**design/flow/design.v**
```verilog
module JAM (
input CLK,
input RST,
output reg [2:0] W,
output reg [2:0] J,
input [6:0] Cost,
output [3:0] MatchCount,
output [9:0] MinCost,
output Valid );
parameter INIT  = 4'b0000;
parameter COMP  = 4'b0001;
parameter CHAN  = 4'b0010;
parameter FIND  = 4'b0011;
parameter EXCH  = 4'b0100;
parameter REV   = 4'b0101;
parameter GIVE  = 4'b0110;
parameter COUNT = 4'b0111;
parameter VALID = 4'b1000;
reg [3:0] curr_state;
reg [3:0] next_state;
parameter [0:3*128-1] mapTbl = {3'd7, 3'd6, 3'd5, 3'd6, 3'd4, 3'd6, 3'd5, 3'd6, 3'd3, 3'd6, 3'd5, 3'd6, 3'd4, 3'd6, 3'd5, 3'd6,
                            	3'd2, 3'd6, 3'd5, 3'd6, 3'd4, 3'd6, 3'd5, 3'd6, 3'd3, 3'd6, 3'd5, 3'd6, 3'd4, 3'd6, 3'd5, 3'd6,
                            	3'd1, 3'd6, 3'd5, 3'd6, 3'd4, 3'd6, 3'd5, 3'd6, 3'd3, 3'd6, 3'd5, 3'd6, 3'd4, 3'd6, 3'd5, 3'd6,
                	            3'd2, 3'd6, 3'd5, 3'd6, 3'd4, 3'd6, 3'd5, 3'd6, 3'd3, 3'd6, 3'd5, 3'd6, 3'd4, 3'd6, 3'd5, 3'd6,
                		  	    3'd0, 3'd6, 3'd5, 3'd6, 3'd4, 3'd6, 3'd5, 3'd6, 3'd3, 3'd6, 3'd5, 3'd6, 3'd4, 3'd6, 3'd5, 3'd6,
                			    3'd2, 3'd6, 3'd5, 3'd6, 3'd4, 3'd6, 3'd5, 3'd6, 3'd3, 3'd6, 3'd5, 3'd6, 3'd4, 3'd6, 3'd5, 3'd6,
                			    3'd1, 3'd6, 3'd5, 3'd6, 3'd4, 3'd6, 3'd5, 3'd6, 3'd3, 3'd6, 3'd5, 3'd6, 3'd4, 3'd6, 3'd5, 3'd6,
                				3'd2, 3'd6, 3'd5, 3'd6, 3'd4, 3'd6, 3'd5, 3'd6, 3'd3, 3'd6, 3'd5, 3'd6, 3'd4, 3'd6, 3'd5, 3'd6};
reg [0:6] compare;
reg [3:0] permutation [0:7];
reg [3:0] permutation_rot [0:7];
reg [3:0] permutation_ex [0:7];
reg [1:0] FIND_count;
wire [2:0] rot;
wire done;
reg [3:0] matchcount;
reg [9:0] mincost;
always@(posedge CLK) begin
	if(RST) curr_state <= INIT;
	else    curr_state <= next_state; 
end 
always@(*)begin
	case (curr_state)
	INIT  : next_state = COMP;
	COMP  : next_state = CHAN;  
	CHAN  : next_state = FIND;  
	FIND  : if(FIND_count==2) next_state = EXCH;  
	        else next_state = FIND;
	EXCH  : next_state = REV;  
	REV   : next_state = GIVE;  
	GIVE  : next_state = COUNT;
	COUNT : if(done) next_state = VALID;
			else next_state = COMP;
	VALID : next_state =  INIT;
	default : next_state = INIT;
	endcase
end
reg [3:0] count;
reg [9:0] cost;
reg start;
always@(posedge CLK) begin
	if(RST) start <= 0;
	else if(~RST) start <= 1;
	else start <= start;
end 
always@(posedge CLK) begin
	if(RST) begin
		W <= 0;
		J <= 0;
		count <= 1;
	end
	else begin
		W <= count >= 8 ? 0 : count;
		J <= permutation[count >= 8 ? 0 : count];
		if(count == 10) begin
			count <= 2;
			W <= 1;
			J <= permutation[1];
		end
		else begin
			count <= count + 1;
		end
	end
end
always@(posedge CLK) begin
	if(curr_state==INIT) begin
		mincost <= 10'd1023;
		matchcount <= 0;
		cost <= 0;
	end
	else if(start)begin
		cost <= cost + Cost;
		if(count == 10) begin
			if(cost < mincost)begin
				mincost <= cost;
				matchcount <= 1;
			end
			else if(cost == mincost)begin
				matchcount <= matchcount + 1;
			end
			cost <= 0;
		end
	end
end
assign MatchCount = matchcount;
assign MinCost = mincost;
always@(posedge CLK)begin
	if(curr_state == COMP) begin
		compare[6] <= permutation[6] < permutation[7];
		compare[5] <= permutation[5] < permutation[6];
		compare[4] <= permutation[4] < permutation[5];
		compare[3] <= permutation[3] < permutation[4];
		compare[2] <= permutation[2] < permutation[3];
		compare[1] <= permutation[1] < permutation[2];
		compare[0] <= permutation[0] < permutation[1];
	end
end
assign rot = mapTbl[compare*3+:3];
always @(posedge CLK) begin
	if(curr_state == CHAN) begin
  		permutation_rot[0] <= 0<=rot || (0>rot && permutation[0]<permutation[rot]) ? 8 : permutation[0];
  		permutation_rot[1] <= 1<=rot || (1>rot && permutation[1]<permutation[rot]) ? 8 : permutation[1];
  		permutation_rot[2] <= 2<=rot || (2>rot && permutation[2]<permutation[rot]) ? 8 : permutation[2];
  		permutation_rot[3] <= 3<=rot || (3>rot && permutation[3]<permutation[rot]) ? 8 : permutation[3];
  		permutation_rot[4] <= 4<=rot || (4>rot && permutation[4]<permutation[rot]) ? 8 : permutation[4];
  		permutation_rot[5] <= 5<=rot || (5>rot && permutation[5]<permutation[rot]) ? 8 : permutation[5];
  		permutation_rot[6] <= 6<=rot || (6>rot && permutation[6]<permutation[rot]) ? 8 : permutation[6];
  		permutation_rot[7] <= 7<=rot || (7>rot && permutation[7]<permutation[rot]) ? 8 : permutation[7];
  	end
end
reg [2:0] minIdx1;
reg [2:0] minIdx2;
reg [2:0] minIdx3;
reg [2:0] minIdx4;
reg [2:0] minIdx11;
reg [2:0] minIdx22;
reg [2:0] minIdx;
always@(posedge CLK)begin
	if(curr_state==INIT) begin
		FIND_count <= 0;
	end
	if(curr_state==FIND && FIND_count==0)begin
		minIdx4 <= permutation_rot[7] > permutation_rot[6] ? 6 : 7;
		minIdx3 <= permutation_rot[5] > permutation_rot[4] ? 4 : 5;
		minIdx2 <= permutation_rot[3] > permutation_rot[2] ? 2 : 3;
		minIdx1 <= permutation_rot[1] > permutation_rot[0] ? 0 : 1;
		FIND_count <= 1;
	end
	else if(curr_state==FIND && FIND_count==1)begin
		minIdx22 <= permutation_rot[minIdx4] > permutation_rot[minIdx3] ? minIdx3 : minIdx4;
		minIdx11 <= permutation_rot[minIdx2] > permutation_rot[minIdx1] ? minIdx1 : minIdx2;
		FIND_count <= 2;
	end
	else if(curr_state==FIND && FIND_count==2)begin
		minIdx <= permutation_rot[minIdx22] > permutation_rot[minIdx11] ? minIdx11 : minIdx22;
		FIND_count <= 0;
	end
	else begin
		FIND_count <= 0;
	end
end
always@(posedge CLK) begin
	if(curr_state==COMP) begin
		permutation_ex[0] <= permutation[0];
		permutation_ex[1] <= permutation[1];
		permutation_ex[2] <= permutation[2];
		permutation_ex[3] <= permutation[3];
		permutation_ex[4] <= permutation[4];
		permutation_ex[5] <= permutation[5];
		permutation_ex[6] <= permutation[6];
		permutation_ex[7] <= permutation[7];
	end
	else if(curr_state==EXCH) begin
		permutation_ex[rot] <= permutation[minIdx];
		permutation_ex[minIdx] <= permutation[rot];
	end
	else if(curr_state == REV)begin
		if(0>rot)
			permutation_ex[0] <= permutation_ex[7-(0-rot-1)];
		if(1>rot)
			permutation_ex[1] <= permutation_ex[7-(1-rot-1)];
		if(2>rot)
			permutation_ex[2] <= permutation_ex[7-(2-rot-1)];
		if(3>rot)
			permutation_ex[3] <= permutation_ex[7-(3-rot-1)];
		if(4>rot)
			permutation_ex[4] <= permutation_ex[7-(4-rot-1)];
		if(5>rot)
			permutation_ex[5] <= permutation_ex[7-(5-rot-1)];
		if(6>rot)
			permutation_ex[6] <= permutation_ex[7-(6-rot-1)];
		if(7>rot)
			permutation_ex[7] <= permutation_ex[7-(7-rot-1)];
	end
end
always@(posedge CLK)begin
	if(curr_state == INIT) begin
		permutation[0] <= 0;
		permutation[1] <= 1;
		permutation[2] <= 2;
		permutation[3] <= 3;
		permutation[4] <= 4;
		permutation[5] <= 5;
		permutation[6] <= 6;
		permutation[7] <= 7;
	end
	else if(curr_state == GIVE) begin
		permutation[0] <= permutation_ex[0];
		permutation[1] <= permutation_ex[1];
		permutation[2] <= permutation_ex[2];
		permutation[3] <= permutation_ex[3];
		permutation[4] <= permutation_ex[4];
		permutation[5] <= permutation_ex[5];
		permutation[6] <= permutation_ex[6];
		permutation[7] <= permutation_ex[7];
	end
end
assign done = compare==0;
assign Valid = (curr_state == VALID);
endmodule
```
**design/flow/run.sh**
```bash
#!/bin/bash
# the make line also repeats each setting of config.mk as NAME=value (left out here)
make -C /OpenROAD-flow-scripts/flow DESIGN_CONFIG=/design/flow/config.mk WORK_HOME=/design/flow/orfs CLKGATE_MAP_FILE= finish
```
**design/flow/config.mk**
```make
export PLATFORM = sky130hd
export DESIGN_NAME = JAM
export DESIGN_NICKNAME = JAM
export VERILOG_FILES = /design/flow/design.v
export SDC_FILE = /design/flow/constraint.sdc
export NUM_CORES = 4
export LEC_CHECK = 0
export CAP_MARGIN = 20
export CELL_PAD_IN_SITES_GLOBAL_PLACEMENT = 1
export CORE_MARGIN = 5
export CORE_UTILIZATION = 45
export CTS_CLUSTER_DIAMETER = 253
export CTS_CLUSTER_SIZE = 94
export GPL_ROUTABILITY_DRIVEN = 1
export MAX_ROUTING_LAYER = met5
export PLACE_DENSITY_LB_ADDON = 0.29
export SLEW_MARGIN = 30
export TNS_END_PERCENT = 5
```
**design/flow/constraint.sdc**
```tcl
create_clock -name core_clock -period 3.5 [get_ports {CLK}]
set_input_delay 0.7000 -clock core_clock [delete_from_list [all_inputs] [get_ports {CLK}]]
set_output_delay 0.7000 -clock core_clock [all_outputs]
set_load 0.01 [all_outputs]
```
==> results.txt, run 1 <==
Notes on the flow run.

- The run finished, with violations left.
- A clean result was blocked by negative setup slack.
- The relative slew slack is 0.398, for reference.
- Summed over all routing layers, the global router reports a total usage of 0.300.
- TritonCTS created 17 clock buffers.
- Per the STA report, the cell with the highest stage delay on the worst path is sky130_fd_sc_hd__fa_2.
- The worst setup path endpoint is permutation_rot[6][3], for reference.
- The post-synthesis cell type with the largest instance count is sky130_fd_sc_hd__nand2_1, for reference.
- The script logs the ratio of routed vias to standard cells as 6.26.
- The peak supply drop is 0.312 mV, for reference.
- The overall die width is 186 um, for reference.
- The endpoint of the lowest-slack register-to-register path is permutation_rot[6][3], for reference.
- The top cell type by total area after synthesis is sky130_fd_sc_hd__edfxtp_1, for reference.
- The filler cell count in the final layout is 2653, for reference.
- The area of all sequential standard cells is 4050 um2, for reference.
- The detailed placer reported the number of placed instances as 2197.
- The count of flip-flops with a built-in enable after synthesis is 82, for reference.
- The net switching power is 0.00125 W, for reference.
- The iteration-0 DRC count of the detailed router is 1304, for reference.
- Looking at the clock tree report, the H-tree level count equals 4.
- For reference, the placement row count at floorplan is 64.
- At the floorplan stage, the core utilization is reported as 0.456.
- OpenROAD emitted warnings numbering 47.
- STA reports the tightest min-delay check as being of type flip-flop to flip-flop.
- The power report attributes to the sequential group a share of 0.457.
- The number of antenna violations at the first check in global routing was 0.
- The most critical hold endpoint after final layout shows a slack of 473 ps.
- The share of total power dissipated in combinational logic is 0.135.
- Per the run summary, max-cap violations total 0.
- The area growth from synthesis to layout is 31.9%, for reference.
- The share of total power dissipated in the clock network is 0.409.
- The commonest register cell is sky130_fd_sc_hd__edfxtp_1.
- Ranked by total cell area, the synthesized netlist is headed by sky130_fd_sc_hd__edfxtp_1, sky130_fd_sc_hd__dfxtp_1, sky130_fd_sc_hd__ha_1, sky130_fd_sc_hd__mux2i_1, sky130_fd_sc_hd__mux4_2.
- The clock transition at the registers of the reported paths is 80 ps, for reference.
- Yosys reports a chip area of 13900 um2.
- The startpoint of the worst-slack reg-to-reg timing path is compare[5], for reference.
- In the final report, the number of pins over their slew limit comes to 0.
- The net count of the finished layout is 1984, for reference.
- The count of state elements after synthesis is 161, for reference.
- The post-placement cell area is 16700 um2.
- The required time of the critical path is 3690 ps, for reference.
- The critical path endpoint category is a flip-flop, for reference.
- In this run the power density over the cells is 249 nW/um2.
- The buffer_ports step reported a buffer count of 29.
- Per the skew report, the later register of the worst-skew pair sees a clock latency of 450 ps.
- The total number of clock tree sinks is 161, for reference.
- The buffer type at the clock tree root is sky130_fd_sc_hd__clkbuf_16, for reference.
- The weighted congestion reported at the end of routability-driven placement is 1.01, for reference.
- The number of buffers and inverters on the critical path is 5, for reference.
- Derived from the worst setup path, the maximum achievable clock frequency is 170 MHz.
- The overall power is 0.00457 W, for reference.
- The post-synthesis instance area is 13900 um2, for reference.
- Summed over all combinational cells, the power is 0.000615 W.
- The launch point of the critical path was reported as compare[5].
- In the placement report, post-DP HPWL is listed as 39600 um.
- Per the OpenROAD floorplan log, the area of the die is 34600 um2.
- Per report_power, the top consumer among the power groups is sequential cells.
- The largest combinational cell category by area is AND-OR/OR-AND gates, for reference.
- TritonCTS built the clock tree.
- The critical path is of the flip-flop to flip-flop type.
- The shortest clock period the worst path allows after layout is 5880 ps, for reference.
- The area fraction of the largest cell type after synthesis is 0.177.
- The number of cells on the critical path is 23, for reference.
- In this run the vertical extent of the chip is 186 um.
- The multi-input logic area is 10000 um2, for reference.
- The cell family contributing the most delay on the critical path is simple AND/OR/NAND/NOR gates.
- In this run the deepest clock path goes through 2 buffers.
- The post-detailed-route count of antenna-violating nets is 0, for reference.
- The number of nets in the synthesized netlist is 1708, for reference.
- Setup repair after global routing could not meet its margin everywhere.
- The final design instance area without fill is 18400 um2, for reference.
- The power dissipated in sequential cells is 0.00209 W, for reference.
- Counting endpoints that fail hold in the final report gives 0.
- After floorplanning, the core was sized to cover 30600 um2.
- The slew at the pin closest to its max-slew limit is 901 ps, for reference.
- Switching power as a fraction of the total was reported as 0.273.
- Looking at hold timing, the worst path starts from FIND_count[0].
- Per the synthesis report, the simple-gate share of the synthesized area is 0.180.
- The wire length per cell after detailed routing is 23.2 um, for reference.
- After the flow finishes, the layout carries non-filler instances totaling 2261.
- The launching element type of the critical path is a flip-flop, for reference.
- The first global-routing pass estimated 79900 um of wire.
- The share of synthesized area spent on multiplexers is 0.104, for reference.
- Per the GRT congestion report, total overflow comes to 0.
- The warning tally printed by Yosys for this design is 3.
- The instance count along the most critical hold path is 1, for reference.
- After routing, the total negative slack on setup checks comes to -165760 ps.
- Looking at the critical path, the highest net fanout was 6.
- The end-of-flow timing check tallies setup violations at 96.
- The worst clock skew on the final layout is 24.2 ps, for reference.
- The number of ports placed on the die boundary is 30, for reference.
- The number of cells on the worst reg-to-reg path is 23.
- The XOR/XNOR share of the synthesized area is 0.0168, for reference.
- The cell sequence reported for the critical path is inv_2, ha_4, fa_2, xor2_4, nor2_1, buf_4, o31ai_1, nand3_1, and3_1, or3_4, nand2_8, inv_6, ha_4, nor2_1, o221ai_4, or2_4, buf_6, mux2i_4, buf_6, ha_1, nand3_1, a211o_1, a211o_1.
- The total detailed-routing wirelength is 52500 um, for reference.
- For this run, the register share of the synthesized area comes to 0.290.
- The cell-mix breakdown from Yosys lists the adder-cell area share as 0.113.
- The final worst slack is -2380 ps, for reference.
- The tally of unique sky130hd cells used after synthesis is 106, for reference.
- The end point of the worst hold path is FIND_count[1], for reference.
- The share of the clock period used by the worst path is 1.68, for reference.
- The standby leakage power is 7.59 nW, for reference.
- Per the post-synthesis report, the number of cells in the design is 1575.
- For this run, asynchronously set or reset flops after synthesis account for 0.
- A synthesized cell averages 8.86 um2.
- The register-to-register setup slack is -2380 ps, for reference.
- The number of cells reported by Yosys stat comes to 1575.
- The first-pass iteration count of the detailed router is 6, for reference.
- The flow reports power dissipated in the clock network as 0.00187 W.
- The via count of the first global-routing pass came to 13600.
- The number of vias in the routed layout is 14200, for reference.
- The routed layout reports a DRC error count of 0.
- In the power breakdown, the internal column shows 0.00332 W.
- STA puts the critical path data arrival time at 6070 ps.
- The synthesized-area fraction occupied by ao, oa, aoi and oai cells is 0.234, for reference.
- Ranked by instance count, the synthesized netlist is headed by sky130_fd_sc_hd__nand2_1, sky130_fd_sc_hd__ha_1, sky130_fd_sc_hd__nor2_1.
- For this run, the slowest stage of the critical path takes 490 ps.
- Entering global routing, the biggest net connects 42 pins.
## per-stage QoR
stage          setup slack (ps)   util
2_1_floorplan             -2410      -
3_3_place_gp              -2630  0.547
4_1_cts                   -2230  0.589
6_report                  -2380  0.601
5_1_grt                   -2530  0.601
3_5_place_dp              -2750  0.547
## metal layers
layer | wire length (um) | share of wire | GRT usage
met1 | 22100 | 0.42 | 0.409
met5 | 0 | 0 | 0
met2 | 23200 | 0.44 | 0.462
met3 | 4810 | 0.091 | 0.0651
met4 | 2450 | 0.047 | 0.122
## area by class of cell
cell class / instances / area share
timing repair buffer: 350 / 0.154
multi-input combinational: 1215 / 0.545
sequential: 161 / 0.220
clock inverter: 13 / 0.00598
antenna: 1 / 0.000136
inverter: 106 / 0.0226
clock buffer: 19 / 0.0252
tap: 396 / 0.0269
## what timing repair did
item | CTS | global route
resized | 126 | 62
hold endpoints to repair | 0 | 0
hold buffers | 0 | 0
pin swaps | 60 | 35
endpoints found under the setup margin | 96 | 96
gates cloned | 1 | 0
buffers inserted | 20 | 12
==> run 2: changes to the inputs <==
Settings changed: ABC_AREA set to 1, CELL_PAD_IN_SITES_GLOBAL_PLACEMENT 1 to 0, CORE_MARGIN 5 to 2, CORE_UTILIZATION 45 to 57, CTS_CLUSTER_DIAMETER 253 to unset, CTS_CLUSTER_SIZE 94 to 44, PLACE_DENSITY_LB_ADDON 0.29 to unset, TNS_END_PERCENT 5 to 45.
Clock period 3.5 ns to 3.44 ns, I/O delays scaled along.
==> results.txt, run 2 <==
Notes on the flow run.

- The most used flip-flop cell after synthesis is sky130_fd_sc_hd__edfxtp_1 (unchanged).
- The clock transition at the registers of the reported paths is 70 ps (was 80 ps), for reference.
- The number of buffer cells added on primary ports is 29 (unchanged), for reference.
- The largest fanout of any net on the critical path came to 8 (was 6).
- The required time of the critical path came to 3620 ps (was 3690 ps).
- The proportion of power drawn by flip-flops and latches is 0.452 (was 0.457), for reference.
- The post-detailed-route count of antenna-violating nets is 0 (unchanged), for reference.
- The total detailed-routing wirelength is 45500 um (was 52500 um), for reference.
- The worst setup path endpoint was permutation_rot[7][3] (was permutation_rot[6][3]).
- The share of the clock period used by the worst path is 1.42 (was 1.68), for reference.
- The number of vias in the routed layout came to 13600 (was 14200).
- The detailed placer's ending HPWL is 33100 um (was 39600 um).
- The net count of the finished layout is 2069 (was 1984).
- The global-route wire length before repair came to 68100 um (was 79900 um).
- The slew at the pin closest to its max-slew limit came to 1140 ps (was 901 ps).
- The register-to-register setup slack is -1440 ps (was -2380 ps), for reference.
- The top cell type by total area after synthesis is sky130_fd_sc_hd__edfxtp_1 (unchanged), for reference.
- Status: finished with violations (unchanged).
- The post-synthesis instance area came to 12600 um2 (was 13900 um2).
- Post-synth area hogs: sky130_fd_sc_hd__edfxtp_1, sky130_fd_sc_hd__dfxtp_1, sky130_fd_sc_hd__ha_1, sky130_fd_sc_hd__nand2_1, sky130_fd_sc_hd__inv_1 (was sky130_fd_sc_hd__edfxtp_1, sky130_fd_sc_hd__dfxtp_1, sky130_fd_sc_hd__ha_1, sky130_fd_sc_hd__mux2i_1, sky130_fd_sc_hd__mux4_2).
- The total routing resource utilization after global routing is 0.373 (was 0.300), for reference.
- The buffer type at the clock tree root is sky130_fd_sc_hd__clkbuf_16 (unchanged), for reference.
- The vertical die dimension was 153 um (was 186 um).
- The final max-slew violation count is 0 (unchanged), for reference.
- The final number of hold-violating endpoints is 0 (unchanged), for reference.
- The fmax is 205 MHz (was 170 MHz), for reference.
- The path type of the worst min-delay path is flip-flop to flip-flop (unchanged).
- The switching share of power was 0.282 (was 0.273).
- The fraction of synthesis flops using an asynchronous set or reset pin is 0 (unchanged), for reference.
- The remaining global-route overflow came to 0 (unchanged).
- The area growth from synthesis to layout is 29.4% (was 31.9%), for reference.
- The via count of the first global-routing pass is 12600 (was 13600).
- The row count is 54 (was 64), for reference.
- The antenna diode count was 0 (was 1).
- The post-synthesis chip area from yosys is 12600 um2 (was 13900 um2), for reference.
- The critical path's slowest cell is sky130_fd_sc_hd__fa_1 (was sky130_fd_sc_hd__fa_2), for reference.
- The iteration-0 DRC count of the detailed router is 1481 (was 1304), for reference.
- The number of max-cap violations is 0 (unchanged), for reference.
- The part of the power in combinational logic is 0.138 (was 0.135), for reference.
- The post-synthesis cell type with the largest instance count is sky130_fd_sc_hd__nand2_1 (unchanged), for reference.
- The tally of unique sky130hd cells used after synthesis is 62 (was 106), for reference.
- The first-pass iteration count of the detailed router came to 6 (unchanged).
- The pin count of the biggest net entering global routing is 64 (was 42).
- The total number of clock tree sinks is 161 (unchanged).
- The number of H-tree levels is 4 (unchanged), for reference.
- The worst clock skew on the final layout was 14.7 ps (was 24.2 ps).
- The share of the synthesized area in the top cell type was 0.195 (was 0.177).
- SO Viols: negative setup slack (unchanged).
- The power drawn by the combinational cells is 0.000644 W (was 0.000615 W).
- The end point of the worst hold path is curr_state[4] (was FIND_count[1]).
- The number of buffers and inverters on the critical path is 7 (was 5), for reference.
- The launching element type of the critical path is a flip-flop (unchanged), for reference.
- The instance count along the most critical hold path is 2 (was 1), for reference.
- The final total negative setup slack came to -109920 ps (was -165760 ps).
- The shortest clock period the worst path allows after layout is 4880 ps (was 5880 ps).
- The launch point of the critical path is compare[2] (was compare[5]), for reference.
- The cell family contributing the most delay on the critical path is simple AND/OR/NAND/NOR gates (unchanged), for reference.
- The start point of the worst hold path was curr_state[6] (was FIND_count[0]).
- The count of state elements after synthesis came to 161 (unchanged).
- The peak supply drop is 0.280 mV (was 0.312 mV), for reference.
- The startpoint-to-endpoint class of the critical path is flip-flop to flip-flop (unchanged).
- The share of synthesized area spent on multiplexers is 0 (was 0.104), for reference.
- The power density over the cells is 286 nW/um2 (was 249 nW/um2).
- The endpoint of the lowest-slack register-to-register path is permutation_rot[7][3] (was permutation_rot[6][3]), for reference.
- The startpoint of the worst-slack reg-to-reg timing path is compare[2] (was compare[5]), for reference.
- The area share of and/or/nand/nor cells after synthesis is 0.239 (was 0.180), for reference.
- The area of the chip is 23300 um2 (was 34600 um2), for reference.
- The pre-placement core utilization is 0.579 (was 0.456), for reference.
- The critical path endpoint category is a flip-flop (unchanged), for reference.
- The largest combinational cell category by area is simple AND/OR/NAND/NOR gates (was AND-OR/OR-AND gates), for reference.
- The top power group is sequential cells (unchanged).
- The weighted congestion reported at the end of routability-driven placement is 1.05 (was 1.01), for reference.
- The cell-internal power is 0.00335 W (was 0.00332 W), for reference.
- The number of DRC violations after detailed routing was 0 (unchanged).
- The post-place setup slack is -1230 ps (was -2750 ps), for reference.
- The worst hold margin was 438 ps (was 473 ps).
- The clock latency at the later pin of the worst-skew pair is 440 ps (was 450 ps).
- The number of cells on the critical path came to 36 (was 23).
- Ranking of synthesized cells by instance count: sky130_fd_sc_hd__nand2_1, sky130_fd_sc_hd__inv_1, sky130_fd_sc_hd__o21ai_0 (was sky130_fd_sc_hd__nand2_1, sky130_fd_sc_hd__ha_1, sky130_fd_sc_hd__nor2_1).
- The register share after synthesis is 0.321 (was 0.290), for reference.
- The power dissipated in sequential cells is 0.00211 W (was 0.00209 W).
- The post-synthesis share of cell area spent on full adders, half adders and majority gates is 0.125 (was 0.113), for reference.
- The number of buffers inserted during clock tree synthesis came to 17 (unchanged).
- The final worst slack came to -1440 ps (was -2380 ps).
- The cell depth of the worst flop-to-flop path is 36 (was 23), for reference.
- The clock group share of total power is 0.410 (was 0.409), for reference.
- The XOR/XNOR share of the synthesized area is 0.00914 (was 0.0168), for reference.
- The number of buffers between clock root and the deepest sink is 2 (unchanged).
- The longest individual stage delay on the worst path is 590 ps (was 490 ps).
- The yosys cell count is 1752 (was 1575), for reference.
- The CTS tree was built (unchanged).
- The wire length per cell after detailed routing is 20.4 um (was 23.2 um), for reference.
- The number of antenna violations at the first check in global routing is 0 (unchanged), for reference.
- The number of warnings in the stage logs is 49 (was 47), for reference.
- The data arrival time of the critical path is 5060 ps (was 6070 ps), for reference.
- The final-report setup violation count is 96 (unchanged), for reference.
- The per-cell via count in the routed design is 6.11 (was 6.26), for reference.
- The overall die width is 153 um (was 186 um), for reference.
- The relative slew slack is 0.240 (was 0.398), for reference.
- The placeable core region was 21800 um2 (was 30600 um2).
- The count of warnings emitted by yosys is 3 (unchanged), for reference.
- The net switching power was 0.00131 W (was 0.00125 W).
- The standby leakage power is 7.35 nW (was 7.59 nW), for reference.
- The number of nets in the synthesized netlist was 1885 (was 1708).
- The synthesized area per cell is 7.19 um2 (was 8.86 um2), for reference.
- Unrepaired setup endpoints after global routing: yes (unchanged).
- The count of flip-flops with a built-in enable after synthesis is 82 (unchanged), for reference.
- The number of ports placed on the die boundary is 30 (unchanged).
- The overall power is 0.00466 W (was 0.00457 W).
- The cell count after synthesis is 1752 (was 1575), for reference.
- The clock group power is 0.00191 W (was 0.00187 W), for reference.
- The core utilization of the finished layout is 0.749 (was 0.601), for reference.
- The synthesized-area fraction occupied by ao, oa, aoi and oai cells is 0.209 (was 0.234).
## run 2: metrics by stage
stage          std cells  cell area (um2)
3_3_place_gp        2156            14600
6_report            2229            16300
4_1_cts             2207            15500
5_1_grt             2229            16300
3_5_place_dp        2156            14600
2_1_floorplan       1752            13100
## run 2: final cells by class
cell class / instances / area, um2
Multi-Input combinational cell: 1284 / 8420
Fill cell: 1711 / 5460
Sequential cell: 161 / 4040
Timing Repair Buffer: 212 / 1870
Inverter: 257 / 1020
Clock buffer: 18 / 429
Tap cell: 280 / 350
Clock inverter: 14 / 138
Timing Repair inverter: 3 / 26.3
## run 2: timing repair
action                                  CTS  global route
hold buffers                              0             0
pin swaps                                25            45
gates resized                            66           142
endpoints found under the setup margin   96            96
buffers inserted                         16            18
cloned                                    3             5
## run 2: metal layers
metal	track usage	share of wire
met1	0.485	0.39
met2	0.581	0.43
met3	0.0808	0.11
met4	0.200	0.074
met5	0	0
==> run 3: changes to the inputs <==
Settings changed: CELL_PAD_IN_SITES_GLOBAL_PLACEMENT 0 to unset, CORE_UTILIZATION 57 to 72, CTS_CLUSTER_DIAMETER set to 399, CTS_CLUSTER_SIZE 44 to 100, GPL_ROUTABILITY_DRIVEN 1 to unset, MAX_ROUTING_LAYER met5 to unset, PLACE_DENSITY set to 0.4, SLEW_MARGIN 30 to 20, TNS_END_PERCENT 45 to 10.
Clock period 3.44 ns to 3.74 ns, I/O delays scaled along.
==> results.txt, run 3 <==
State of the implementation.

- The count of state elements after synthesis is 161 (unchanged), for reference.
- The top cell type by total area after synthesis is sky130_fd_sc_hd__edfxtp_1 (unchanged), for reference.
- The synthesized area per cell is 7.19 um2 (unchanged), for reference.
- The post-synthesis chip area from yosys is 12600 um2 (unchanged), for reference.
- The post-synthesis cell type with the largest instance count is sky130_fd_sc_hd__nand2_1 (unchanged).
- The number of hold buffers added after CTS is 0 (unchanged).
- The yosys cell count is 1752 (unchanged).
- The stage at which the flow ended is 5_1_grt, for reference.
- The number of H-tree levels is 4 (unchanged), for reference.
- The weighted congestion reported at the end of routability-driven placement is 1.11 (was 1.05).
- The XOR/XNOR share of the synthesized area is 0.00914 (unchanged), for reference.
- The count of warnings emitted by yosys came to 3 (unchanged).
- The tally of unique sky130hd cells used after synthesis came to 62 (unchanged).
- The most used flip-flop cell after synthesis was sky130_fd_sc_hd__edfxtp_1 (unchanged).
- In the global route stage, overall resource usage came out at 0.691.
- The share of the synthesized area in the top cell type is 0.195 (unchanged), for reference.
- The area of the chip is 18600 um2 (was 23300 um2), for reference.
- The buffer type at the clock tree root is sky130_fd_sc_hd__clkbuf_16 (unchanged), for reference.
- The number of ports placed on the die boundary is 30 (unchanged), for reference.
- The row count is 48 (was 54), for reference.
- The post-synthesis instance area came to 12600 um2 (unchanged).
- Post-synth area hogs: sky130_fd_sc_hd__edfxtp_1, sky130_fd_sc_hd__dfxtp_1, sky130_fd_sc_hd__ha_1, sky130_fd_sc_hd__nand2_1, sky130_fd_sc_hd__inv_1 (unchanged).
- The post-synthesis share of cell area spent on full adders, half adders and majority gates was 0.125 (unchanged).
- The synthesized-area fraction occupied by ao, oa, aoi and oai cells is 0.209 (unchanged), for reference.
- The instance area at placement was 14400 um2 (was 14600 um2).
- The number of buffers inserted during clock tree synthesis is 17 (unchanged), for reference.
- The total number of clock tree sinks is 161 (unchanged), for reference.
- The vertical die dimension is 136 um (was 153 um), for reference.
- The fraction of synthesis flops using an asynchronous set or reset pin came to 0 (unchanged).
- The overall die width was 136 um (was 153 um).
- The cell count after synthesis is 1752 (unchanged).
- The number of buffers between clock root and the deepest sink came to 2 (unchanged).
- The share of synthesized area spent on multiplexers is 0 (unchanged), for reference.
- The remaining global-route overflow is 6, for reference.
- The register share after synthesis is 0.321 (unchanged), for reference.
- The tool reported: "[ERROR GRT-0116] Global routing finished with congestion. Check the congestion regions in the DRC Viewer".
- The number of nets in the synthesized netlist is 1885 (unchanged), for reference.
- The pre-placement core utilization is 0.733 (was 0.579).
- The detailed placer's ending HPWL is 33000 um (was 33100 um), for reference.
- The placeable core region is 17200 um2 (was 21800 um2), for reference.
- The count of flip-flops with a built-in enable after synthesis is 82 (unchanged), for reference.
- Status: did not finish (was finished with violations).
- The count of placed standard cells including taps was 2094 (was 2156).
- Ranking of synthesized cells by instance count: sky130_fd_sc_hd__nand2_1, sky130_fd_sc_hd__inv_1, sky130_fd_sc_hd__o21ai_0 (unchanged).
- The largest combinational cell category by area was simple AND/OR/NAND/NOR gates (unchanged).
- The number of buffer cells added on primary ports is 29 (unchanged).
- The area share of and/or/nand/nor cells after synthesis was 0.239 (unchanged).
## run 3: routing by layer
metal | track usage | GRT overflow
met1 | 0.719 | 0
met3 | 0.544 | 1
met2 | 0.863 | 3
met5 | 0.183 | 0
met4 | 0.600 | 2
## run 3: per-stage QoR
step / hold WS, ps / worst slack [ps]
3_3_place_gp: 424 / -908
3_5_place_dp: 440 / -1050
4_1_cts: 457 / -887
2_1_floorplan: 407 / -769
## run 3: timing repair
| action | in CTS |
|---|---|
| endpoints found under the setup margin | 96 |
| gates cloned | 3 |
| gates resized | 158 |
| buffers inserted | 17 |
| pin swaps | 61 |
==> run 4: changes to the inputs <==
Settings changed: CELL_PAD_IN_SITES_GLOBAL_PLACEMENT set to 0, CTS_CLUSTER_DIAMETER 399 to 80, CTS_CLUSTER_SIZE 100 to 44, GPL_ROUTABILITY_DRIVEN set to 1, MAX_ROUTING_LAYER set to met5, PLACE_DENSITY 0.4 to 0.82, SLEW_MARGIN 20 to 30, TNS_END_PERCENT 10 to 45.
Clock period 3.74 ns to 3.7 ns, I/O delays scaled along.
==> results.txt, run 4 <==
State of the implementation.

- The register share after synthesis is 0.321 (unchanged), for reference.
- The remaining global-route overflow is 96, for reference.
- The tally of unique sky130hd cells used after synthesis came to 62 (unchanged).
- The yosys cell count came to 1752 (unchanged).
- The post-synthesis chip area from yosys is 12600 um2 (unchanged).
- The synthesized-area fraction occupied by ao, oa, aoi and oai cells was 0.209 (unchanged).
- The count of state elements after synthesis is 161 (unchanged), for reference.
- The post-place setup slack is -1060 ps (was -1050 ps), for reference.
- The number of buffers inserted during clock tree synthesis is 17 (unchanged).
- Status: did not finish (unchanged).
- The share of the synthesized area in the top cell type came to 0.195 (unchanged).
- The area share of and/or/nand/nor cells after synthesis came to 0.239 (unchanged).
- The post-synthesis instance area is 12600 um2 (unchanged), for reference.
- The total number of clock tree sinks is 161 (unchanged), for reference.
- The largest combinational cell category by area was simple AND/OR/NAND/NOR gates (unchanged).
- The count of placed standard cells including taps is 2083 (was 2094), for reference.
- The pre-placement core utilization is 0.733 (unchanged), for reference.
- The share of synthesized area spent on multiplexers is 0 (unchanged).
- The synthesized area per cell is 7.19 um2 (unchanged).
- The weighted congestion reported at the end of routability-driven placement is 1.21 (was 1.11).
- The number of buffers between clock root and the deepest sink came to 2 (unchanged).
- The number of buffer cells added on primary ports is 29 (unchanged), for reference.
- The count of warnings emitted by yosys came to 3 (unchanged).
- Summed over all routing layers, the global router reports a total usage of 0.813.
- The row count is 48 (unchanged).
- The buffer type at the clock tree root is sky130_fd_sc_hd__clkbuf_16 (unchanged), for reference.
- The fraction of synthesis flops using an asynchronous set or reset pin is 0 (unchanged), for reference.
- The detailed placer's ending HPWL came to 32600 um (was 33000 um).
- The vertical die dimension is 136 um (unchanged), for reference.
- The post-synthesis share of cell area spent on full adders, half adders and majority gates was 0.125 (unchanged).
- The most used flip-flop cell after synthesis is sky130_fd_sc_hd__edfxtp_1 (unchanged).
- The top cell type by total area after synthesis is sky130_fd_sc_hd__edfxtp_1 (unchanged), for reference.
- The number of hold buffers added after CTS is 0 (unchanged), for reference.
- Error Message: [ERROR GRT-0232] Routing congestion too high. Check the congestion heatmap in the GUI (was [ERROR GRT-0116] Global routing finished with congestion. Check the congestion regions in the DRC Viewer.).
- Ranking of synthesized cells by instance count: sky130_fd_sc_hd__nand2_1, sky130_fd_sc_hd__inv_1, sky130_fd_sc_hd__o21ai_0 (unchanged).
- The number of H-tree levels is 4 (unchanged), for reference.
- The instance area at placement is 14300 um2 (was 14400 um2), for reference.
- The overall die width is 136 um (unchanged), for reference.
- The post-synthesis cell type with the largest instance count is sky130_fd_sc_hd__nand2_1 (unchanged), for reference.
- Post-synth area hogs: sky130_fd_sc_hd__edfxtp_1, sky130_fd_sc_hd__dfxtp_1, sky130_fd_sc_hd__ha_1, sky130_fd_sc_hd__nand2_1, sky130_fd_sc_hd__inv_1 (unchanged).
- The placeable core region is 17200 um2 (unchanged).
- The stage at which the flow ended is 5_1_grt (unchanged), for reference.
- The number of ports placed on the die boundary is 30 (unchanged).
- The area of the chip is 18600 um2 (unchanged), for reference.
- The XOR/XNOR share of the synthesized area is 0.00914 (unchanged), for reference.
- The count of flip-flops with a built-in enable after synthesis is 82 (unchanged), for reference.
- The cell count after synthesis is 1752 (unchanged), for reference.
- The number of nets in the synthesized netlist is 1885 (unchanged), for reference.
[run 4: repair_timing]
| action | in CTS |
|---|---|
| gates cloned | 4 |
| setup buffers | 19 |
| pin swaps | 41 |
| endpoints found under the setup margin | 96 |
| gates resized | 112 |
[run 4: metal layers]
metal  track usage  overflow
met2         0.949        56
met1         0.819         1
met3         0.696         2
met4         0.781        37
met5         0.417         0
[run 4: metrics by stage]
stage          setup TNS (ps)  total power [W]  utilization
3_5_place_dp           -78160          0.00251        0.834
3_3_place_gp           -62550          0.00249        0.834
4_1_cts                -64750          0.00437        0.905
2_1_floorplan          -42960          0.00233            -
==> run 5: changes to the inputs <==
Settings changed: CELL_PAD_IN_SITES_GLOBAL_PLACEMENT 0 to unset, CTS_CLUSTER_DIAMETER 80 to 392, CTS_CLUSTER_SIZE 44 to 100, GPL_ROUTABILITY_DRIVEN 1 to unset, MAX_ROUTING_LAYER met5 to unset, PLACE_DENSITY 0.82 to 0.42, SETUP_SLACK_MARGIN set to -0.31, SLEW_MARGIN 30 to 20, TNS_END_PERCENT 45 to unset.
Clock period 3.7 ns to 3.23 ns, I/O delays scaled along.
==> results.txt, run 5 <==
State of the implementation.

- Status: did not finish (unchanged).
- The stage at which the flow ended is 5_1_grt (unchanged).
- Error Message: [ERROR GRT-0116] Global routing finished with congestion. Check the congestion regions in the DRC Viewer (was [ERROR GRT-0232] Routing congestion too high. Check the congestion heatmap in the GUI.).
- Ranking of synthesized cells by instance count: sky130_fd_sc_hd__nand2_1, sky130_fd_sc_hd__inv_1, sky130_fd_sc_hd__o21ai_0 (unchanged).
- The synthesized area per cell came to 7.19 um2 (unchanged).
- Overall routing resource usage recorded by global route was 0.862.
- The post-synthesis chip area from yosys is 12600 um2 (unchanged), for reference.
- The placeable core region is 17200 um2 (unchanged).
- The instance area at placement is 14500 um2 (was 14300 um2), for reference.
- The synthesized-area fraction occupied by ao, oa, aoi and oai cells came to 0.209 (unchanged).
- The share of the synthesized area in the top cell type was 0.195 (unchanged).
- The area share of and/or/nand/nor cells after synthesis came to 0.239 (unchanged).
- The number of H-tree levels is 4 (unchanged), for reference.
- The number of hold buffers added after CTS is 0 (unchanged).
- The count of flip-flops with a built-in enable after synthesis is 82 (unchanged), for reference.
- The tally of unique sky130hd cells used after synthesis was 62 (unchanged).
- The count of state elements after synthesis came to 161 (unchanged).
- The number of buffers between clock root and the deepest sink was 2 (unchanged).
- The total number of clock tree sinks was 161 (unchanged).
- The buffer type at the clock tree root is sky130_fd_sc_hd__clkbuf_16 (unchanged), for reference.
- The number of buffer cells added on primary ports is 29 (unchanged), for reference.
- The largest combinational cell category by area is simple AND/OR/NAND/NOR gates (unchanged), for reference.
- The fraction of synthesis flops using an asynchronous set or reset pin is 0 (unchanged).
- The post-synthesis instance area came to 12600 um2 (unchanged).
- The most used flip-flop cell after synthesis is sky130_fd_sc_hd__edfxtp_1 (unchanged).
- For this run the aggregate overflow at the end of global routing stands at 274.
- The vertical die dimension was 136 um (unchanged).
- The top cell type by total area after synthesis is sky130_fd_sc_hd__edfxtp_1 (unchanged), for reference.
- The XOR/XNOR share of the synthesized area is 0.00914 (unchanged), for reference.
- The post-synthesis share of cell area spent on full adders, half adders and majority gates is 0.125 (unchanged), for reference.
- The post-synthesis cell type with the largest instance count is sky130_fd_sc_hd__nand2_1 (unchanged), for reference.
- The detailed placer's ending HPWL is 33500 um (was 32600 um), for reference.
- The pre-placement core utilization came to 0.733 (unchanged).
- The cell count after synthesis is 1752 (unchanged).
- The overall die width is 136 um (unchanged), for reference.
- The yosys cell count is 1752 (unchanged).
- The number of nets in the synthesized netlist is 1885 (unchanged), for reference.
- The area of the chip is 18600 um2 (unchanged), for reference.
- The share of synthesized area spent on multiplexers is 0 (unchanged), for reference.
- The count of warnings emitted by yosys is 3 (unchanged), for reference.
- Post-synth area hogs: sky130_fd_sc_hd__edfxtp_1, sky130_fd_sc_hd__dfxtp_1, sky130_fd_sc_hd__ha_1, sky130_fd_sc_hd__nand2_1, sky130_fd_sc_hd__inv_1 (unchanged).
- The number of ports placed on the die boundary is 30 (unchanged).
- The register share after synthesis is 0.321 (unchanged), for reference.
- The weighted congestion reported at the end of routability-driven placement is 1.12 (was 1.21), for reference.
- The row count is 48 (unchanged), for reference.
- The number of buffers inserted during clock tree synthesis is 17 (unchanged), for reference.
-- run 5: metal layers --
metal,GRT usage,GRT overflow
met5,0.461,1
met4,0.872,85
met3,0.746,14
met2,1.01,170
met1,0.839,4
-- run 5: per-stage QoR --
| stage | cells | power [W] | worst slack [ps] | hold WS (ps) |
|---|---|---|---|---|
| detailed placement | 2096 | 0.00289 | -1580 | 437 |
| floorplan | 1752 | 0.00268 | -1280 | 407 |
| global placement | 2096 | 0.00285 | -1330 | 419 |
| CTS | 2181 | 0.00490 | -1500 | 446 |
-- run 5: what timing repair did --
| action | 4_1_cts |
|---|---|
| endpoints found under the setup margin | 96 |
| buffers inserted | 51 |
| pin swaps | 119 |
| resized | 306 |
| gates cloned | 6 |
==> run 6: changes to the inputs <==
Settings changed: ABC_AREA 1 to unset, CORE_UTILIZATION 72 to 57, CTS_CLUSTER_DIAMETER 392 to 42, CTS_CLUSTER_SIZE 100 to unset, PLACE_DENSITY 0.42 to unset, SETUP_SLACK_MARGIN -0.31 to unset.
Clock period 3.23 ns to 5.15 ns, I/O delays scaled along.
==> results.txt, run 6 <==
Notes on the flow run.

- The post-synthesis cell type with the largest instance count is sky130_fd_sc_hd__nand2_1 (unchanged).
- The number of buffers and inverters on the critical path is 6, for reference.
- The via count of the first global-routing pass was 14000.
- The clock group power is 0.00136 W, for reference.
- The top cell type by total area after synthesis is sky130_fd_sc_hd__edfxtp_1 (unchanged).
- The worst setup path is of the flip-flop to flip-flop kind.
- The number of cells on the critical path is 25, for reference.
- The standby leakage power is 7.36 nW, for reference.
- The startpoint of the worst-slack reg-to-reg timing path is compare[5], for reference.
- The area of the chip is 25700 um2 (was 18600 um2), for reference.
- The violated checks flagged are negative setup slack.
- The launching element type of the critical path is a flip-flop, for reference.
- The number of nets in the synthesized netlist is 1708 (was 1885), for reference.
- The required time at the worst endpoint is listed as 5350 ps.
- The script logs the mean routed wire length per placed instance as 24.4 um.
- The register share after synthesis is 0.290 (was 0.321), for reference.
- Once routing completed, OpenROAD measured the worst setup slack at -751 ps.
- The number of vias in the routed layout is 14600, for reference.
- The weighted congestion reported at the end of routability-driven placement was 1.01 (was 1.12).
- For this block, the initial DRC count from the detailed router was 1887.
- The overall die width was 160 um (was 136 um).
- The post-detailed-route count of antenna-violating nets is 0, for reference.
- The synthesized area per cell was 8.86 um2 (was 7.19 um2).
- The power report puts the net switching power at 0.000954 W.
- The count of warnings emitted by yosys is 3 (unchanged), for reference.
- The power dissipated in sequential cells is 0.00143 W, for reference.
- The net count of the finished layout is 1933, for reference.
- The critical path endpoint category is a flip-flop, for reference.
- TritonCTS built the clock tree.
- The buffer type at the clock tree root was sky130_fd_sc_hd__clkbuf_16 (unchanged).
- The largest share of the power goes to sequential cells.
- The number of buffers between clock root and the deepest sink came to 2 (unchanged).
- The number of H-tree levels is 4 (unchanged), for reference.
- The report gives the cell count of the worst hold path as 1.
- The routed design could run at a clock period as short as 5900 ps.
- The remaining global-route overflow is 0, for reference.
- The most used flip-flop cell after synthesis was sky130_fd_sc_hd__edfxtp_1 (unchanged).
- In the per-layer summary, the met1 wirelength comes to 19900 um.
- The XOR/XNOR share of the synthesized area came to 0.0168 (was 0.00914).
- The number of buffers inserted during clock tree synthesis was 17 (unchanged).
- The final timing report lists clock skew as 24.1 ps.
- Per the final timing report, the hold violations number 0.
- The placeable core region is 24200 um2 (was 17200 um2), for reference.
- STA lists the maximum fanout along the critical path as 6.
- The cell-internal power is 0.00225 W, for reference.
- In the CTS report, the clock slew at the register clock pins of the worst setup and hold paths is listed as 80 ps.
- The proportion of power drawn by flip-flops and latches is 0.445, for reference.
- The post-synthesis instance area was 13900 um2 (was 12600 um2).
- The number of buffer cells added on primary ports is 29 (unchanged).
- The start point of the worst hold path is curr_state[6], for reference.
- Derived from the worst setup path, the maximum achievable clock frequency is 169 MHz.
- At the worst endpoint, the arrival time is 6110 ps.
- Post-synth area hogs: sky130_fd_sc_hd__edfxtp_1, sky130_fd_sc_hd__dfxtp_1, sky130_fd_sc_hd__ha_1, sky130_fd_sc_hd__mux2i_1, sky130_fd_sc_hd__mux4_2 (was sky130_fd_sc_hd__edfxtp_1, sky130_fd_sc_hd__dfxtp_1, sky130_fd_sc_hd__ha_1, sky130_fd_sc_hd__nand2_1, sky130_fd_sc_hd__inv_1).
- The yosys cell count is 1575 (was 1752), for reference.
- The logs give a warning total of 49.
- Status: finished with violations (was did not finish).
- The number of antenna violations at the first check in global routing is 2, for reference.
- The register-to-register setup slack is -750 ps, for reference.
- The launch point of the critical path is compare[5], for reference.
- The detailed placer's ending HPWL is 36700 um (was 33500 um).
- The pre-placement core utilization is 0.577 (was 0.733), for reference.
- The longest individual stage delay on the worst path is 480 ps, for reference.
- The area growth from synthesis to layout is 29.0%, for reference.
- In this design, the largest share of critical-path delay is due to AND-OR/OR-AND gates.
- Setup repair after global routing could not meet its margin everywhere.
- TritonRoute reported its final design rule violation total as 0.
- For the final routed database, the setup TNS stands at -21850 ps.
- The post-place setup slack came to -1030 ps (was -1580 ps).
- The area share of and/or/nand/nor cells after synthesis is 0.180 (was 0.239), for reference.
- Entering global routing, the biggest net connects 42 pins.
- For hold timing, the worst endpoint is curr_state[4].
- The count of flip-flops with a built-in enable after synthesis was 82 (unchanged).
- The clock latency at the later pin of the worst-skew pair is 460 ps, for reference.
- Summed over all combinational cells, the power is 0.000415 W.
- The cell count after synthesis is 1575 (was 1752).
- The uppermost metal layer occupied by signal nets is met5, for reference.
- The row count came to 57 (was 48).
- Overall power consumption after layout is estimated at 0.00320 W.
- Per the detail_route log, met3 wirelength is 5490 um.
- The power density over the cells is 178 nW/um2, for reference.
- The relative slew slack is 0.347, for reference.
- The peak supply drop is 0.235 mV, for reference.
- The cell depth of the worst flop-to-flop path is 25, for reference.
- The share of synthesized area spent on multiplexers was 0.104 (was 0).
- The synthesized-area fraction occupied by ao, oa, aoi and oai cells is 0.234 (was 0.209).
- Across all hold checks on the routed design, the worst slack comes to 460 ps.
- The number of ports placed on the die boundary is 30 (unchanged), for reference.
- The endpoint of the lowest-slack register-to-register path is permutation_rot[3][2], for reference.
- The path type of the worst min-delay path is flip-flop to flip-flop, for reference.
- The switching share of power is 0.298, for reference.
- The final design instance area without fill is 18000 um2, for reference.
- Per the STA report, the cell with the highest stage delay on the worst path is sky130_fd_sc_hd__edfxtp_1.
- The total number of clock tree sinks came to 161 (unchanged).
- The total routing resource utilization after global routing is 0.396, for reference.
- The per-cell via count in the routed design is 6.80, for reference.
- Per STA, the library cell used most along the worst path is sky130_fd_sc_hd__buf_6.
- The number of hold buffers added after CTS is 0 (unchanged).
- The global-route wire length before repair is 79500 um, for reference.
- The final timing summary puts the cycle share of the worst path at 1.15.
- The clock group share of total power is 0.426, for reference.
- The share of the synthesized area in the top cell type came to 0.177 (was 0.195).
- For this run, the final setup violation count is recorded as 45.
- Pins over their slew limit in the final report were tallied at 0.
- The post-synthesis chip area from yosys is 13900 um2 (was 12600 um2), for reference.
- The vertical die dimension is 160 um (was 136 um), for reference.
- The count of state elements after synthesis was 161 (unchanged).
- The instance area at placement is 16200 um2 (was 14500 um2), for reference.
- The total detailed-routing wirelength is 52200 um, for reference.
- Ranking of synthesized cells by instance count: sky130_fd_sc_hd__nand2_1, sky130_fd_sc_hd__ha_1, sky130_fd_sc_hd__nor2_1 (was sky130_fd_sc_hd__nand2_1, sky130_fd_sc_hd__inv_1, sky130_fd_sc_hd__o21ai_0).
- The met2 wire length is 23700 um, for reference.
- The part of the power in combinational logic is 0.130, for reference.
- The post-synthesis share of cell area spent on full adders, half adders and majority gates is 0.113 (was 0.125), for reference.
- The tally of unique sky130hd cells used after synthesis came to 106 (was 62).
- For reference, the critical path is captured by permutation_rot[3][2].
- Max-cap violations in this run came to 0.
- For the pin with the worst max-slew slack, the measured transition is 976 ps.
- The fraction of synthesis flops using an asynchronous set or reset pin came to 0 (unchanged).
- The largest combinational cell category by area is AND-OR/OR-AND gates (was simple AND/OR/NAND/NOR gates), for reference.
- The first-pass iteration count of the detailed router is 10, for reference.
-- run 6: cell type report --
class	instances	area (um2)
multi-input cells	1215	9960
fillers	1723	6180
clock buffers	17	425
flip-flops and latches	161	4050
clock inverters	15	209
inverters	106	412
well taps	324	405
diodes	2	5.00
repair buffers	299	2540
-- run 6: layer usage --
layer  vias to the layer above  global-route usage
met5                         -                   0
li1                       6408                   -
met1                      6974               0.502
met2                       914               0.629
met4                         2               0.205
met3                       254              0.0961
-- run 6: timing repair --
action / 4_1_cts / 5_1_grt
pin swaps: 67 / 21
setup buffers: 34 / 10
endpoints found under the setup margin: 84 / 83
gates cloned: 1 / 0
gates resized: 115 / 49
endpoints found under the hold margin: 0 / 0
-- run 6: through the flow --
stage | cells | utilization
2_1_floorplan | 1575 | -
5_1_grt | 2137 | 0.744
4_1_cts | 2128 | 0.733
3_3_place_gp | 2064 | 0.672
3_5_place_dp | 2064 | 0.672
6_report | 2139 | 0.745
==> run 7: changes to the inputs <==
Settings changed: CELL_PAD_IN_SITES_GLOBAL_PLACEMENT set to 1, CTS_CLUSTER_DIAMETER 42 to unset, CTS_CLUSTER_SIZE set to 44, GPL_ROUTABILITY_DRIVEN set to 1, MAX_ROUTING_LAYER set to met5, SLEW_MARGIN 20 to 30, TNS_END_PERCENT set to 45.
Clock period 5.15 ns to 5.07 ns, I/O delays scaled along.
==> results.txt, run 7 <==
Notes on the flow run.

- Unrepaired setup endpoints after global routing: yes (unchanged).
- SO Viols: negative setup slack (unchanged).
- The worst setup path endpoint is permutation_rot[5][1] (was permutation_rot[3][2]).
- The final number of hold-violating endpoints is 0 (unchanged), for reference.
- The clock group share of total power is 0.413 (was 0.426), for reference.
- The slew at the pin closest to its max-slew limit is 906 ps (was 976 ps), for reference.
- The most used flip-flop cell after synthesis is sky130_fd_sc_hd__edfxtp_1 (unchanged).
- The worst clock skew on the final layout came to 22.3 ps (was 24.1 ps).
- The critical path endpoint category is a flip-flop (unchanged), for reference.
- The count of placed standard cells in the final layout, fillers left out is 2155 (was 2139).
- The cell family contributing the most delay on the critical path is AND-OR/OR-AND gates (unchanged), for reference.
- The number of buffers between clock root and the deepest sink is 2 (unchanged), for reference.
- The overall power came to 0.00320 W (about the same).
- The part of the power in combinational logic came to 0.134 (was 0.130).
- The clock transition at the registers of the reported paths came to 70 ps (was 80 ps).
- The number of cells on the critical path is 24 (was 25), for reference.
- The area share of and/or/nand/nor cells after synthesis came to 0.180 (unchanged).
- The final max-slew violation count is 0 (unchanged), for reference.
- The overall die width was 160 um (unchanged).
- The buffer type at the clock tree root is sky130_fd_sc_hd__clkbuf_16 (unchanged), for reference.
- The number of DRC violations after detailed routing is 0 (unchanged), for reference.
- The launch point of the critical path is compare[5] (unchanged), for reference.
- The required time of the critical path is 5250 ps (was 5350 ps), for reference.
- The final worst slack was -904 ps (was -751 ps).
- The post-synthesis cell type with the largest instance count is sky130_fd_sc_hd__nand2_1 (unchanged), for reference.
- The synthesized area per cell is 8.86 um2 (unchanged), for reference.
- The count of warnings emitted by yosys is 3 (unchanged).
- The yosys cell count is 1575 (unchanged), for reference.
- The wire length per cell after detailed routing is 24.7 um (was 24.4 um).
- The number of buffers inserted during clock tree synthesis is 17 (unchanged), for reference.
- The area growth from synthesis to layout was 31.1% (was 29.0%).
- The first-pass iteration count of the detailed router is 6 (was 10), for reference.
- The row count is 57 (unchanged).
- The pre-placement core utilization is 0.577 (unchanged), for reference.
- The register share after synthesis is 0.290 (unchanged).
- The final-report setup violation count came to 60 (was 45).
- The power dissipated in sequential cells is 0.00145 W (was 0.00143 W), for reference.
- The most frequent cell on the critical path is sky130_fd_sc_hd__ha_4 (was sky130_fd_sc_hd__buf_6), for reference.
- The top power group is sequential cells (unchanged).
- The cell count after synthesis is 1575 (unchanged), for reference.
- The global-route wire length before repair is 80200 um (was 79500 um), for reference.
- The longest individual stage delay on the worst path is 490 ps (was 480 ps), for reference.
- The net count of the finished layout is 1950 (was 1933).
- The synthesized-area fraction occupied by ao, oa, aoi and oai cells is 0.234 (unchanged), for reference.
- The number of vias in the routed layout is 14600 (about the same), for reference.
- The largest combinational cell category by area was AND-OR/OR-AND gates (unchanged).
- The weighted congestion reported at the end of routability-driven placement was 1.02 (was 1.01).
- The per-cell via count in the routed design was 6.77 (was 6.80).
- The post-synthesis instance area is 13900 um2 (unchanged), for reference.
- The startpoint of the worst-slack reg-to-reg timing path was compare[5] (unchanged).
- The net switching power is 0.000926 W (was 0.000954 W).
- The total number of clock tree sinks came to 161 (unchanged).
- The share of synthesized area spent on multiplexers is 0.104 (unchanged), for reference.
- The fmax is 167 MHz (was 169 MHz), for reference.
- The clock group power is 0.00132 W (was 0.00136 W).
- The count of placed standard cells including taps is 2088 (was 2064).
- The fraction of synthesis flops using an asynchronous set or reset pin is 0 (unchanged).
- The placeable core region is 24200 um2 (unchanged), for reference.
- The number of warnings in the stage logs is 49 (unchanged), for reference.
- The count of flip-flops with a built-in enable after synthesis is 82 (unchanged).
- The share of the clock period used by the worst path is 1.18 (was 1.15).
- The number of H-tree levels was 4 (unchanged).
- Post-synth area hogs: sky130_fd_sc_hd__edfxtp_1, sky130_fd_sc_hd__dfxtp_1, sky130_fd_sc_hd__ha_1, sky130_fd_sc_hd__mux2i_1, sky130_fd_sc_hd__mux4_2 (unchanged).
- The peak supply drop is 0.194 mV (was 0.235 mV).
- The proportion of power drawn by flip-flops and latches is 0.453 (was 0.445), for reference.
- The remaining global-route overflow is 0 (unchanged), for reference.
- The pin count of the biggest net entering global routing is 41 (was 42).
- The clock latency at the later pin of the worst-skew pair came to 440 ps (was 460 ps).
- The post-synthesis share of cell area spent on full adders, half adders and majority gates is 0.113 (unchanged), for reference.
- The tally of unique sky130hd cells used after synthesis is 106 (unchanged), for reference.
- The number of hold buffers added after CTS is 0 (unchanged), for reference.
- The cell-internal power is 0.00227 W (was 0.00225 W).
- The relative slew slack is 0.395 (was 0.347), for reference.
- The end point of the worst hold path is permutation_rot[0][3] (was curr_state[4]), for reference.
- The XOR/XNOR share of the synthesized area is 0.0168 (unchanged), for reference.
- The number of buffer cells added on primary ports was 29 (unchanged).
- The worst hold margin is 461 ps (was 460 ps).
- The endpoint of the lowest-slack register-to-register path is permutation_rot[5][1] (was permutation_rot[3][2]).
- The total detailed-routing wirelength is 53200 um (was 52200 um).
- The launching element type of the critical path was a flip-flop (unchanged).
- The via count of the first global-routing pass is 14000 (about the same), for reference.
- The path type of the worst min-delay path is flip-flop to flip-flop (unchanged), for reference.
- The switching share of power is 0.290 (was 0.298), for reference.
- Traced cell by cell, the critical path runs through ha_4, inv_4, ha_4, and2b_2, o22a_4, xnor2_4, mux2_4, a311o_1, a311oi_2, and4_4, nand2_8, ha_4, buf_6, nand2_4, o21ai_2, a222oi_1, o211ai_1, mux2i_4, buf_6, buf_8, ha_4, a21o_1, buf_6, o311a_1.
- The post-synthesis chip area from yosys is 13900 um2 (unchanged).
- Ranking of synthesized cells by instance count: sky130_fd_sc_hd__nand2_1, sky130_fd_sc_hd__ha_1, sky130_fd_sc_hd__nor2_1 (unchanged).
- The cell depth of the worst flop-to-flop path is 24 (was 25), for reference.
- The number of antenna violations at the first check in global routing is 3 (was 2).
- The total routing resource utilization after global routing is 0.399 (was 0.396), for reference.
- The area of the chip is 25700 um2 (unchanged), for reference.
- The instance count along the most critical hold path is 0 (was 1), for reference.
- The number of nets in the synthesized netlist was 1708 (unchanged).
- The detailed placer's ending HPWL came to 37600 um (was 36700 um).
- The standby leakage power was 7.46 nW (was 7.36 nW).
- The iteration-0 DRC count of the detailed router is 1969 (was 1887), for reference.
- The start point of the worst hold path is curr_state[3] (was curr_state[6]), for reference.
- The vertical die dimension is 160 um (unchanged).
- The number of max-cap violations is 0 (unchanged), for reference.
- The CTS tree is built (unchanged), for reference.
- The startpoint-to-endpoint class of the critical path is flip-flop to flip-flop (unchanged), for reference.
- The top cell type by total area after synthesis is sky130_fd_sc_hd__edfxtp_1 (unchanged), for reference.
- Status: finished with violations (unchanged).
- The register-to-register setup slack is -900 ps (was -750 ps), for reference.
- The power density over the cells is 175 nW/um2 (was 178 nW/um2), for reference.
- The data arrival time of the critical path is 6150 ps (was 6110 ps), for reference.
- The post-detailed-route count of antenna-violating nets is 0 (unchanged), for reference.
- The largest fanout of any net on the critical path came to 7 (was 6).
- The share of the synthesized area in the top cell type is 0.177 (unchanged), for reference.
- The critical path's slowest cell is sky130_fd_sc_hd__edfxtp_1 (unchanged).
- The shortest clock period the worst path allows after layout was 5970 ps (was 5900 ps).
- The power drawn by the combinational cells was 0.000428 W (was 0.000415 W).
- The number of buffers and inverters on the critical path is 5 (was 6).
- The count of state elements after synthesis is 161 (unchanged), for reference.
- The number of ports placed on the die boundary came to 30 (unchanged).
-- run 7: per-stage QoR --
stage / instance area [um2] / worst slack, ps / utilization / TNS [ps]
floorplan: 14300 / -840 / - / -21400
global placement: 16400 / -1020 / 0.677 / -43220
CTS: 17600 / -797 / 0.728 / -24070
finish: 18300 / -904 / 0.756 / -29180
global route: 18300 / -1120 / 0.756 / -37860
detailed placement: 16400 / -1050 / 0.678 / -45390
-- run 7: timing repair --
action	in CTS	in global routing
gates cloned	1	0
resized	102	117
buffers inserted	18	18
pin swaps	61	70
setup endpoints to repair	88	92
-- run 7: metal layers --
metal	vias to the layer above	routed length, um	track usage
met5	-	13	0
met4	2	3290	0.205
met3	249	5620	0.0708
met2	979	23900	0.635
met1	6926	20400	0.524
li1	6441	-	-
-- run 7: final cells by class --
class / count / area, um2
inverter: 106 / 417
sequential: 161 / 4050
fill: 1746 / 5890
timing repair buffer: 317 / 2660
multi-input combinational: 1214 / 10200
antenna: 1 / 2.50
tap: 324 / 405
clock buffer: 17 / 425
clock inverter: 15 / 169
==> run 8: changes to the inputs <==
Settings changed: CELL_PAD_IN_SITES_GLOBAL_PLACEMENT 1 to unset, CORE_UTILIZATION 57 to 72, CTS_CLUSTER_SIZE 44 to unset, GPL_ROUTABILITY_DRIVEN 1 to unset, MAX_ROUTING_LAYER met5 to unset, PLACE_DENSITY_LB_ADDON set to 0.0, SETUP_SLACK_MARGIN set to -0.29, SLEW_MARGIN 30 to 20, TNS_END_PERCENT 45 to 5.
Clock period 5.07 ns to 6.29 ns, I/O delays scaled along.
==> results.txt, run 8 <==
Notes on the flow run.

- Status: finished with violations (unchanged).
- SO Viols: negative setup slack (unchanged).
- The cell-internal power is 0.00179 W (was 0.00227 W), for reference.
- The cell family contributing the most delay on the critical path is AND-OR/OR-AND gates (unchanged), for reference.
- The final total negative setup slack is -36.3 ps (was -29180 ps), for reference.
- The clock transition at the registers of the reported paths is 70 ps (about the same), for reference.
- The worst clock skew on the final layout was 22.1 ps (was 22.3 ps).
- The startpoint of the worst-slack reg-to-reg timing path is compare[5] (unchanged).
- The most frequent cell on the critical path is sky130_fd_sc_hd__ha_1 (was sky130_fd_sc_hd__ha_4), for reference.
- The net count of the finished layout is 1741 (was 1950), for reference.
- The register share after synthesis was 0.290 (unchanged).
- The standby leakage power is 6.24 nW (was 7.46 nW).
- The final worst slack was -32.1 ps (was -904 ps).
- The number of buffer cells added on primary ports is 29 (unchanged), for reference.
- The post-detailed-route count of antenna-violating nets is 0 (unchanged), for reference.
- The total detailed-routing wirelength was 46800 um (was 53200 um).
- The iteration-0 DRC count of the detailed router was 2343 (was 1969).
- The power dissipated in sequential cells came to 0.00117 W (was 0.00145 W).
- The shortest clock period the worst path allows after layout is 6320 ps (was 5970 ps).
- Post-synth area hogs: sky130_fd_sc_hd__edfxtp_1, sky130_fd_sc_hd__dfxtp_1, sky130_fd_sc_hd__ha_1, sky130_fd_sc_hd__mux2i_1, sky130_fd_sc_hd__mux4_2 (unchanged).
- The row count was 50 (was 57).
- The largest combinational cell category by area is AND-OR/OR-AND gates (unchanged), for reference.
- The largest fanout of any net on the critical path came to 9 (was 7).
- The slew at the pin closest to its max-slew limit came to 1010 ps (was 906 ps).
- The top power group is sequential cells (unchanged), for reference.
- The placeable core region is 18800 um2 (was 24200 um2).
- The path type of the worst min-delay path is flip-flop to flip-flop (unchanged), for reference.
- The number of antenna violations at the first check in global routing is 0 (was 3).
- The startpoint-to-endpoint class of the critical path is flip-flop to flip-flop (unchanged), for reference.
- The weighted congestion reported at the end of routability-driven placement is 1.12 (was 1.02).
- The switching share of power is 0.294 (was 0.290), for reference.
- The power density over the cells is 165 nW/um2 (was 175 nW/um2), for reference.
- The start point of the worst hold path is curr_state[1] (was curr_state[3]).
- The relative slew slack is 0.322 (was 0.395).
- The post-synthesis chip area from yosys is 13900 um2 (unchanged).
- The register-to-register setup slack is -30 ps (was -900 ps), for reference.
- The number of warnings in the stage logs is 44 (was 49), for reference.
- The peak supply drop is 0.214 mV (was 0.194 mV), for reference.
- The area growth from synthesis to layout is 10.5% (was 31.1%), for reference.
- The via count of the first global-routing pass was 13400 (was 14000).
- The area of the chip is 20500 um2 (was 25700 um2), for reference.
- The XOR/XNOR share of the synthesized area came to 0.0168 (unchanged).
- The number of max-cap violations is 0 (unchanged), for reference.
- The launch point of the critical path is compare[5] (unchanged), for reference.
- The total number of clock tree sinks is 161 (unchanged), for reference.
- The number of buffers inserted during clock tree synthesis is 17 (unchanged), for reference.
- The number of cells on the critical path came to 25 (was 24).
- The yosys cell count is 1575 (unchanged), for reference.
- The instance count along the most critical hold path came to 1 (was 0).
- The net switching power was 0.000748 W (was 0.000926 W).
- Ranking of synthesized cells by instance count: sky130_fd_sc_hd__nand2_1, sky130_fd_sc_hd__ha_1, sky130_fd_sc_hd__nor2_1 (unchanged).
- The CTS tree is built (unchanged).
- The area share of and/or/nand/nor cells after synthesis is 0.180 (unchanged), for reference.
- The fmax was 158 MHz (was 167 MHz).
- The cell depth of the worst flop-to-flop path was 25 (was 24).
- The number of ports placed on the die boundary is 30 (unchanged), for reference.
- The clock latency at the later pin of the worst-skew pair is 460 ps (was 440 ps), for reference.
- The launching element type of the critical path is a flip-flop (unchanged).
- The top cell type by total area after synthesis is sky130_fd_sc_hd__edfxtp_1 (unchanged), for reference.
- The post-synthesis share of cell area spent on full adders, half adders and majority gates was 0.113 (unchanged).
- The share of the synthesized area in the top cell type was 0.177 (unchanged).
- The pin count of the biggest net entering global routing is 42 (was 41), for reference.
- The count of placed standard cells including taps is 1846 (was 2088), for reference.
- The final max-slew violation count is 0 (unchanged), for reference.
- The pre-placement core utilization came to 0.741 (was 0.577).
- The number of nets in the synthesized netlist is 1708 (unchanged).
- The final-report setup violation count is 3 (was 60), for reference.
- The share of the clock period used by the worst path is 1.01 (was 1.18).
- The antenna diode count was 0 (was 1).
- The proportion of power drawn by flip-flops and latches is 0.459 (was 0.453), for reference.
- The number of buffers between clock root and the deepest sink is 2 (unchanged), for reference.
run 8: final cells by class:
class / instances / area [um2]
Multi-Input combinational cell: 1214 / 9110
Sequential cell: 161 / 4050
Fill cell: 1159 / 3420
Timing Repair Buffer: 108 / 921
Clock buffer: 17 / 425
Inverter: 106 / 404
Tap cell: 260 / 325
Clock inverter: 15 / 185
run 8: repair_timing:
item	in CTS	in global routing
hold endpoints to repair	0	0
hold buffers	0	0
resized	0	18
setup buffers	0	3
setup endpoints to repair	0	26
run 8: routing by layer:
metal | part of all wire | GRT usage
met1 | 0.35 | 0.564
met5 | 0 | 0
met2 | 0.43 | 0.705
met3 | 0.14 | 0.154
met4 | 0.078 | 0.282
run 8: per-stage QoR:
| stage | hold slack [ps] | power (W) | utilization | worst slack [ps] |
|---|---|---|---|---|
| after floorplan | 424 | 0.00137 | - | -262 |
| after global placement | 444 | 0.00145 | 0.782 | 234 |
| after detailed placement | 423 | 0.00146 | 0.782 | 50.5 |
| after CTS | 450 | 0.00251 | 0.814 | -54.6 |
| after global routing | 474 | 0.00259 | 0.819 | -267 |
| final | 451 | 0.00254 | 0.819 | -32.1 |
Power and IR drop assume default switching activity.
